==> flow/design.v <==
module bit_fifo #(parameter DEPTH = 768) (
	input clk,
	input reset,
	input din,
	input wr_en,
	input rd_en,
	output reg q,
	output empty,
	output full
);
	localparam AW = $clog2(DEPTH);
	localparam CW = $clog2(DEPTH+1);
	reg mem [0:DEPTH-1];
	reg [AW-1:0] wr_ptr;
	reg [AW-1:0] rd_ptr;
	reg [CW-1:0] count;
	wire do_wr = wr_en & ~full;
	wire do_rd = rd_en & ~empty;
	assign empty = (count == 0);
	assign full = (count == DEPTH);
	always @(posedge clk) begin
		if (do_wr)
			mem[wr_ptr] <= din;
	end
	always @(posedge clk) begin
		if (reset) begin
			wr_ptr <= 0;
			rd_ptr <= 0;
			count <= 0;
			q <= 0;
		end else begin
			if (do_wr)
				wr_ptr <= (wr_ptr == DEPTH-1) ? {AW{1'b0}} : wr_ptr + 1'b1;
			if (do_rd) begin
				q <= mem[rd_ptr];
				rd_ptr <= (rd_ptr == DEPTH-1) ? {AW{1'b0}} : rd_ptr + 1'b1;
			end
			if (do_wr & ~do_rd)
				count <= count + 1'b1;
			else if (do_rd & ~do_wr)
				count <= count - 1'b1;
		end
	end
endmodule
module ledDriver(input clk, input reset, output reg led, input data, input lastBit, input start, output finish, output reg read);
	reg running;
	reg resCounting;
	reg[4:0] count;
	always @(posedge clk) begin
		if (reset || ~running) begin
			count<=0;
		end else begin
			if (count!=24) begin
				count <= count + 1;
			end else begin
			 count <=0;
			end
		end
	end
  reg firstbit;
	always @(posedge clk) begin
	  if (reset) begin
	    running <= 0;
	    firstbit <= 1;	   
		read <= 0;
		resCounting <= 0;
	  end else begin
	    if (~running & start) begin
	      running <= 1;
	      firstbit <= 1;
	    end else if (running) begin
	      firstbit<=0;
	      if (lastBit && count==24) begin
	        running <= 0;
	        resCounting <= 1;	 
			read <= 0;
	      end else if (count==0 && ~firstbit) begin
			read <= 1;
	      end else read <= 0;
	    end else if (resCounting && finish) begin
	      resCounting <= 0;
	    end
	  end
	end
	always @(posedge clk) begin
		if (reset || ~running) begin
			led <= 0;
		end else begin
			if (count==0) begin
				led <= 1;
			end else if ( (count==8 && ~data) || (count==16 && data)) begin
				led<=0;
			end
		end
	end
	reg [10:0] resCounter;
	always @(posedge clk) begin
	  if (reset || ~resCounting) begin
	    resCounter<=0;
	  end else begin
	    resCounter <= resCounter+1;
	  end
	end
	assign finish = resCounter==11'h7FF;
endmodule
module ws2812_top(input clk, input reset, input spi_valid, input spi_data, output led);
	parameter NUM_LEDS = 32;
	localparam NUM_BITS = NUM_LEDS*24;
	reg switch;
	wire q1,q2;
	reg[12:0] writeCount;
	wire read;	
	wire write ;		   	   
	wire empty1, empty2;
	reg justSwitched;
	bit_fifo #(.DEPTH(NUM_BITS)) fifo1(
		.clk(clk),
		.reset(reset),
		.din(spi_data),
		.wr_en(spi_valid & ~switch & write),
		.rd_en(read & switch),
		.q(q1),
		.empty(empty1),
		.full()
	);	   
	bit_fifo #(.DEPTH(NUM_BITS)) fifo2(
		.clk(clk),
		.reset(reset),
		.din(spi_data),
		.wr_en(spi_valid & switch & write),
		.rd_en(read & ~switch),
		.q(q2),
		.empty(empty2),
		.full()
	);		  
	wire readData;
	assign readData = switch ? q1 : q2;
	wire empty;
	assign empty = switch ? empty1 : empty2;
	wire ledFinished;  
	wire readDriver;
	assign read = readDriver | justSwitched;
	ledDriver ledDriver_inst(
		.clk(clk),
		.reset(reset),
		.led(led),
		.data(readData),   
		.lastBit(empty),
		.start(justSwitched),
		.finish(ledFinished),
		.read(readDriver)				  
	);
	reg ledRealFinished;
	reg firstRun;
	always @(posedge clk) begin
		if (reset) begin
			firstRun <= 1;		 
			ledRealFinished <= 1;
		end else begin
			if (justSwitched) begin
				firstRun <= 0;				
			end
			if (ledFinished)
				ledRealFinished <= 1;
			else if (justSwitched)
				ledRealFinished <= 0;
		end
	end
	reg spiFinished;
	reg seenSwitch;
	assign write = ~spiFinished | (seenSwitch!=switch);	
	wire spiRealFinished;
	assign spiRealFinished = spiFinished & (seenSwitch==switch);
	always @(posedge clk) begin
		if (reset) begin 
			writeCount <= 0;
			spiFinished <= 0;
			seenSwitch <= 0;
		end else if (spi_valid) begin
			if (writeCount==NUM_BITS-1) begin   
				if (seenSwitch!=switch) begin
					writeCount <= 1;  
					spiFinished <= 0;
				end else begin
					spiFinished <= 1;
				end
			end else begin
				writeCount <= writeCount + 1;
				spiFinished <= 0;		 
				seenSwitch <= switch;
			end
		end
	end			 
	always @(posedge clk) begin
		if (reset) begin
			switch <= 0;			  
			justSwitched <= 0;
		end else begin	
			if ((firstRun | ledRealFinished) & spiRealFinished) begin
				switch <= ~switch;
				justSwitched <= 1;
			end else
				justSwitched <= 0;
		end
	end	
endmodule
clock: 23.0 ns
lec_check: 0
cap_margin: 30
cell_pad_in_sites_detail_placement: 0
cell_pad_in_sites_global_placement: 3
core_aspect_ratio: 0.94
core_margin: 8
core_utilization: 54
gpl_routability_driven: 1
max_routing_layer: met4
min_routing_layer: met1
place_density_lb_addon: 0.2
setup_slack_margin: 3.36
slew_margin: 20
run.sh (not shown) runs the stock make flow with config.mk's settings and CLKGATE_MAP_FILE=.
The first run produced a clean layout.
Then changed:
==> flow/config.mk (replaced) <==
export PLATFORM = sky130hd
export DESIGN_NAME = ws2812_top
export DESIGN_NICKNAME = ws2812_top
export VERILOG_FILES = /design/flow/design.v
export SDC_FILE = /design/flow/constraint.sdc
export NUM_CORES = 4
export LEC_CHECK = 0
export CAP_MARGIN = 20
export CORE_MARGIN = 2
export CORE_UTILIZATION = 47
export GPL_ROUTABILITY_DRIVEN = 1
export PLACE_DENSITY_LB_ADDON = 0.01
export SETUP_SLACK_MARGIN = 3.36
export SLEW_MARGIN = 20
==> flow/constraint.sdc (replaced) <==
create_clock -name core_clock -period 14.5 [get_ports {clk}]
set_input_delay 2.9000 -clock core_clock [delete_from_list [all_inputs] [get_ports {clk}]]
set_output_delay 2.9000 -clock core_clock [all_outputs]
set_load 0.01 [all_outputs]
Result:
- synthesized cell count stays the same
- sequential share of layout area shrinks by 0.37 points
- global-route usage shrinks by 1.1 points
- area after synthesis stays the same
- power grows by 63%
- final area grows by 0.60%
Power figures rest on the tool's default switching activity, not on a simulated workload.
